==> run E: inputs <==
Design cfs_aligner, start of the top module:
  module cfs_aligner#(
    parameter ALGN_DATA_WIDTH = 32,
    parameter FIFO_DEPTH      = 8,
    localparam int unsigned APB_ADDR_WIDTH    = 16,
    localparam int unsigned APB_DATA_WIDTH    = 32,
    localparam int unsigned ALGN_OFFSET_WIDTH = ALGN_DATA_WIDTH <= 8 ? 1 : $clog2(ALGN_DATA_WIDTH/8),
    localparam int unsigned ALGN_SIZE_WIDTH   = $clog2(ALGN_DATA_WIDTH/8)+1
  ) (
    input wire clk,
    input wire reset_n,
    input wire[APB_ADDR_WIDTH-1:0]    paddr,
    input wire                        pwrite,
    input wire                        psel,
    input wire                        penable,
    input wire[APB_DATA_WIDTH-1:0]    pwdata,
    output wire                       pready,
    output reg[APB_DATA_WIDTH-1:0]    prdata,
    output reg                        pslverr,
    input                             md_rx_valid,
    input[ALGN_DATA_WIDTH-1:0]        md_rx_data,
    input[ALGN_OFFSET_WIDTH-1:0]      md_rx_offset,
    input[ALGN_SIZE_WIDTH-1:0]        md_rx_size,
    output reg                        md_rx_ready,
    output reg                        md_rx_err,
    output reg                        md_tx_valid,
    output reg[ALGN_DATA_WIDTH-1:0]   md_tx_data,
    output reg[ALGN_OFFSET_WIDTH-1:0] md_tx_offset,
    output reg[ALGN_SIZE_WIDTH-1:0]   md_tx_size,
    input                             md_tx_ready,
    input                             md_tx_err,
    output reg                        irq
  );
    localparam int unsigned STATUS_CNT_DROP_WIDTH = 8;
    cfs_aligner_core#(
      .APB_ADDR_WIDTH( APB_ADDR_WIDTH),
      .ALGN_DATA_WIDTH(ALGN_DATA_WIDTH),
  ...
clock: 11.0 ns
lec_check: 0
cap_margin: 35
cell_pad_in_sites_detail_placement: 2
core_margin: 4
core_utilization: 35
cts_cluster_diameter: 27
gpl_routability_driven: 0
hold_slack_margin: 0.11
slew_margin: 25
tns_end_percent: 45
run.sh (not shown) runs the stock make flow with config.mk's settings and CLKGATE_MAP_FILE=.
==> inputs of run Y, as changes to run E <==
==> flow/config.mk (replaced) <==
export PLATFORM = sky130hd
export DESIGN_NAME = cfs_aligner
export DESIGN_NICKNAME = cfs_aligner
export VERILOG_FILES = /design/flow/design.v
export SDC_FILE = /design/flow/constraint.sdc
export NUM_CORES = 4
export LEC_CHECK = 0
export CAP_MARGIN = 20
export CORE_MARGIN = 2
export CORE_UTILIZATION = 40
export SLEW_MARGIN = 20
==> flow/constraint.sdc (replaced) <==
create_clock -name core_clock -period 8.62 [get_ports {clk}]
set_input_delay 1.7240 -clock core_clock [delete_from_list [all_inputs] [get_ports {clk}]]
set_output_delay 1.7240 -clock core_clock [all_outputs]
set_load 0.01 [all_outputs]
==> results_dict.tcl <==
# place-and-route summary
set metrics [dict create \
    outcome "complete, no violations" \
    nFillCells 7927 \
    fin_crit_sh 0.937 \
    worstMarginPinSlew_ns 1.08 \
    vias 24800 \
    dpl.hpwl_um 67600 \
    min_from "core.regs.pready" \
    path_depth 15 \
    cts_htree_levels 3 \
    drt_iter0_markers 2650 \
    regToRegEndpoint "core.ctrl.push_data[28]" \
    clkSlewWorstSetupHoldPaths_ns 0.06 \
    fin_ws_ns 0.545 \
]
The numbers above come from run Y.

==> results_dict.tcl <==
# place-and-route summary
set metrics [dict create \
    clkSlewWorstSetupHoldPaths_ns 0.04 \
    worstMarginPinSlew_ns 1.07 \
    routed_via_density 6.27 \
    drt_iter0_markers 3499 \
    fin_crit_sh 0.855 \
    path_depth 16 \
    nFillCells 9715 \
    dpl.hpwl_um 81500 \
    outcome "complete, no violations" \
    vias 28400 \
    min_from "core.ctrl.unaligned_data[3]" \
]
The numbers above come from run E.


========
==> run D: inputs <==
Starting RTL as in the previous note.
Design cfs_aligner, start of the top module:
  module cfs_aligner#(
    parameter ALGN_DATA_WIDTH = 32,
    parameter FIFO_DEPTH      = 8,
    localparam int unsigned APB_ADDR_WIDTH    = 16,
    localparam int unsigned APB_DATA_WIDTH    = 32,
    localparam int unsigned ALGN_OFFSET_WIDTH = ALGN_DATA_WIDTH <= 8 ? 1 : $clog2(ALGN_DATA_WIDTH/8),
    localparam int unsigned ALGN_SIZE_WIDTH   = $clog2(ALGN_DATA_WIDTH/8)+1
  ) (
    input wire clk,
    input wire reset_n,
    input wire[APB_ADDR_WIDTH-1:0]    paddr,
    input wire                        pwrite,
    input wire                        psel,
    input wire                        penable,
    input wire[APB_DATA_WIDTH-1:0]    pwdata,
    output wire                       pready,
    output reg[APB_DATA_WIDTH-1:0]    prdata,
    output reg                        pslverr,
    input                             md_rx_valid,
    input[ALGN_DATA_WIDTH-1:0]        md_rx_data,
    input[ALGN_OFFSET_WIDTH-1:0]      md_rx_offset,
    input[ALGN_SIZE_WIDTH-1:0]        md_rx_size,
    output reg                        md_rx_ready,
    output reg                        md_rx_err,
    output reg                        md_tx_valid,
  ...
export LEC_CHECK = 0
export ABC_AREA = 1
export CAP_MARGIN = 0
export CELL_PAD_IN_SITES_DETAIL_PLACEMENT = 2
export CORE_MARGIN = 6
export CORE_UTILIZATION = 62
export CTS_CLUSTER_DIAMETER = 337
export CTS_CLUSTER_SIZE = 41
export GPL_ROUTABILITY_DRIVEN = 1
export GPL_TIMING_DRIVEN = 1
export PLACE_DENSITY_LB_ADDON = 0.23
export SETUP_SLACK_MARGIN = -0.28
export SLEW_MARGIN = 35
create_clock -name core_clock -period 8.83 [get_ports {clk}]
==> run B (differences from run D) <==
Settings changed: ABC_AREA 1 to unset, CAP_MARGIN 0 to 20, CELL_PAD_IN_SITES_DETAIL_PLACEMENT 2 to unset, CORE_MARGIN 6 to 2, CORE_UTILIZATION 62 to 72, CTS_CLUSTER_DIAMETER 337 to unset, CTS_CLUSTER_SIZE 41 to 49, GPL_ROUTABILITY_DRIVEN 1 to unset, GPL_TIMING_DRIVEN 1 to unset, PLACE_DENSITY_LB_ADDON 0.23 to unset, SETUP_SLACK_MARGIN -0.28 to 1.14, SLEW_MARGIN 35 to 20.
==> flow/constraint.sdc (replaced) <==
create_clock -name core_clock -period 4.98 [get_ports {clk}]
set_input_delay 0.9960 -clock core_clock [delete_from_list [all_inputs] [get_ports {clk}]]
set_output_delay 0.9960 -clock core_clock [all_outputs]
set_load 0.01 [all_outputs]
==> run R (differences from run D) <==
Settings changed: CAP_MARGIN 0 to 20, CELL_PAD_IN_SITES_DETAIL_PLACEMENT 2 to unset, CORE_MARGIN 6 to 2, CORE_UTILIZATION 62 to 72, CTS_CLUSTER_DIAMETER 337 to unset, CTS_CLUSTER_SIZE 41 to unset, GPL_ROUTABILITY_DRIVEN 1 to unset, GPL_TIMING_DRIVEN 1 to unset, PLACE_DENSITY_LB_ADDON 0.23 to unset, SETUP_SLACK_MARGIN -0.28 to unset, SLEW_MARGIN 35 to 40.
==> flow/constraint.sdc (replaced) <==
create_clock -name core_clock -period 5.68 [get_ports {clk}]
set_input_delay 1.1360 -clock core_clock [delete_from_list [all_inputs] [get_ports {clk}]]
set_output_delay 1.1360 -clock core_clock [all_outputs]
set_load 0.01 [all_outputs]
==> notes <==
Sequential cell count is the same in run B and run R. Between run R and run B, the lower wire length is in run R (gap 11%, measured against run B). In run B the clock skew is higher than in run R, by 6.0 ps. First-iteration DRC count: run B is larger than run R (11%). Utilization: run R is lower than run B (7.4 points). Run B reached the layout checks and failed them: setup timing. Run R produced a clean layout. Run D aborted during detailed placement. Between run B and run R, the lower global-route usage is in run R (gap 3.0 points). In run B the critical path depth is lower than in run R, by 4.
